==> v39 <==
// QAM
module QAM(clk, rst, en, Din, IFout);
input clk, rst, en;
input Din;
output reg signed [17:0] IFout;
wire [1:0] spc_out;
wire [1:0] sm_i;
wire [1:0] sm_q;
wire [1:0] lf_i;
wire [1:0] lf_q;
wire [1:0] usi_i;
wire [1:0] usi_q;
wire signed [17:0] srrc_i;
wire signed [17:0] srrc_q;
wire en0;
wire en1;
wire en2;
wire en3;
reg sm_ctrl;
reg [3:0] usi_ctrl;
reg [1:0] mix_cnt;
reg sync_i0, sync_i1, sync_q0, sync_q1;
reg ce2;
always @(posedge clk or posedge rst) begin
	if (rst) begin
	    ce2 <= 1'd0;
	end
	else begin
		ce2 <= ~ce2;
	end
end
assign en0 = en & ce2;
always @(posedge clk or posedge rst) begin
	if (rst) begin
	    sync_i0 <= 1'd0;
	    sync_q0 <= 1'd0; 
	end
	else begin
		sync_i0 <= sm_i[1];
		sync_q0 <= sm_q[1];
	end
end
always @(posedge clk or posedge rst) begin
	if (rst) begin
	    sync_i1 <= 1'd0;
	    sync_q1 <= 1'd0;
	end
	else begin
		sync_i1 <= sync_i0;
		sync_q1 <= sync_q0;
	end
end
always @(posedge clk or posedge rst) begin
	if (rst) begin
	    sm_ctrl <= 1'd0;
	end
	else if (ce2) begin
		sm_ctrl <= ~sm_ctrl;
  ...
make LEC_CHECK=0 ABC_AREA=1 CAP_MARGIN=20 CORE_MARGIN=2 CORE_UTILIZATION=72 CTS_CLUSTER_DIAMETER=400 CTS_CLUSTER_SIZE=96 SETUP_SLACK_MARGIN=-0.09 SLEW_MARGIN=20 TNS_END_PERCENT=10 finish   # period 2.59 ns
run.sh (not shown) runs the stock make flow with config.mk's settings and CLKGATE_MAP_FILE=.
==> v36 (differences from v39) <==
Settings changed: ABC_AREA 1 to default, CORE_UTILIZATION 72 to 40, CTS_CLUSTER_DIAMETER 400 to 170, CTS_CLUSTER_SIZE 96 to default, GPL_TIMING_DRIVEN from default to 0, SETUP_SLACK_MARGIN -0.09 to default, TNS_END_PERCENT 10 to default.
==> flow/constraint.sdc (replaced) <==
create_clock -name core_clock -period 5.0 [get_ports {clk}]
set_input_delay 1.0000 -clock core_clock [delete_from_list [all_inputs] [get_ports {clk}]]
set_output_delay 1.0000 -clock core_clock [all_outputs]
set_load 0.01 [all_outputs]
==> summary.txt <==
run metrics: status=did not finish, Failed at=5_1_grt, error msg=[ERROR GRT-0116] Global routing finished with congestion. Check the congestion regions in the DRC Viewer., die area=around 0.11 mm^2, Yosys cell types=51, XOR Share, Synth=11.63%, core area=0.1019 mm^2, GRT Util Overall=between 70% and 80%
(the above is from v39)
==> summary.txt <==
yosys + openroad results -> status=complete, no violations, GRT Util Overall=roughly 17%, Yosys cell types=93, XOR Share, Synth=11.53%, core area=between 0.15 and 0.2 mm^2, CTS resizes=between 50 and 60, die area=approximately 0.18 mm^2
(the above is from v36)

==> lagoon <==
QAM again, from the RTL that the note above started with.
// QAM
module QAM(clk, rst, en, Din, IFout);
input clk, rst, en;
input Din;
output reg signed [17:0] IFout;
wire [1:0] spc_out;
wire [1:0] sm_i;
wire [1:0] sm_q;
wire [1:0] lf_i;
wire [1:0] lf_q;
wire [1:0] usi_i;
wire [1:0] usi_q;
wire signed [17:0] srrc_i;
wire signed [17:0] srrc_q;
wire en0;
wire en1;
wire en2;
wire en3;
reg sm_ctrl;
reg [3:0] usi_ctrl;
reg [1:0] mix_cnt;
reg sync_i0, sync_i1, sync_q0, sync_q1;
reg ce2;
always @(posedge clk or posedge rst) begin
	if (rst) begin
	    ce2 <= 1'd0;
	end
	else begin
		ce2 <= ~ce2;
	end
end
assign en0 = en & ce2;
always @(posedge clk or posedge rst) begin
	if (rst) begin
	    sync_i0 <= 1'd0;
	    sync_q0 <= 1'd0; 
	end
	else begin
		sync_i0 <= sm_i[1];
		sync_q0 <= sm_q[1];
	end
end
always @(posedge clk or posedge rst) begin
	if (rst) begin
	    sync_i1 <= 1'd0;
	    sync_q1 <= 1'd0;
	end
	else begin
		sync_i1 <= sync_i0;
		sync_q1 <= sync_q0;
	end
end
always @(posedge clk or posedge rst) begin
	if (rst) begin
	    sm_ctrl <= 1'd0;
	end
	else if (ce2) begin
		sm_ctrl <= ~sm_ctrl;
	end
end
assign en1 = (sm_ctrl & ce2) ? 1'd1 : 1'd0;
always @(posedge clk or posedge rst) begin
	if (rst) begin
	    usi_ctrl <= 1'd0;
	end
	else if(en) begin
		if(usi_ctrl == 4'd8) usi_ctrl <= usi_ctrl;
		else usi_ctrl <= usi_ctrl + 4'd1;
	end
end
assign en2 = (usi_ctrl == 4'd8) ? 1'd1 : 1'd0;
assign en3 = 1'd1;
assign lf_i = {sync_i1, 1'd1};
assign lf_q = {sync_q1, 1'd1};
SPC u_SPC(.clk(clk),
	      .rst(rst),
	      .en(en0),
	      .Din(Din),
	      .OUT(spc_out)
	      );
SM u_SM(.clk(clk),
	    .rst(rst),
	    .en(en1),
	    .Din(spc_out),
	    .I(sm_i),
	    .Q(sm_q)
	    );
USI u_USI_i(.clk(clk),
	        .rst(rst),
	        .en(en2),
	        .lf_in(lf_i),
	        .hf_out(usi_i)
	        );
USI u_USI_q(.clk(clk),
  ...
clock: 3.92 ns
lec_check: 0
cap_margin: 15
core_margin: 2
core_utilization: 72
cts_cluster_diameter: 390
setup_slack_margin: 0.41
slew_margin: 20
==> xenon (differences from lagoon) <==
Settings changed: CAP_MARGIN 15 to 20, CORE_UTILIZATION 72 to 40, CTS_CLUSTER_DIAMETER 390 to unset, SETUP_SLACK_MARGIN 0.41 to unset.
==> flow/constraint.sdc (replaced) <==
create_clock -name core_clock -period 4.66 [get_ports {clk}]
set_input_delay 0.9320 -clock core_clock [delete_from_list [all_inputs] [get_ports {clk}]]
set_output_delay 0.9320 -clock core_clock [all_outputs]
set_load 0.01 [all_outputs]
==> results.json <==
{
  "grt_pass1_vias": 50731,
  "vias": 50080,
  "post-place-ws_ps": 445,
  "place.gp.congestion": 0.845,
  "fp-row-count": 155,
  "area_growth_pct": 11.9,
  "met2_usage_pct": 27.1,
  "outcome": "no timing/DRC/antenna violations",
  "grt_max_degree": 80
}
the above is filed under xenon

==> results.json <==
{
  "fp-row-count": 116,
  "area_growth_pct": 18.7,
  "post-place-ws_ps": -169,
  "outcome": "no timing/DRC/antenna violations",
  "grt_max_degree": 159
}
the above is filed under lagoon

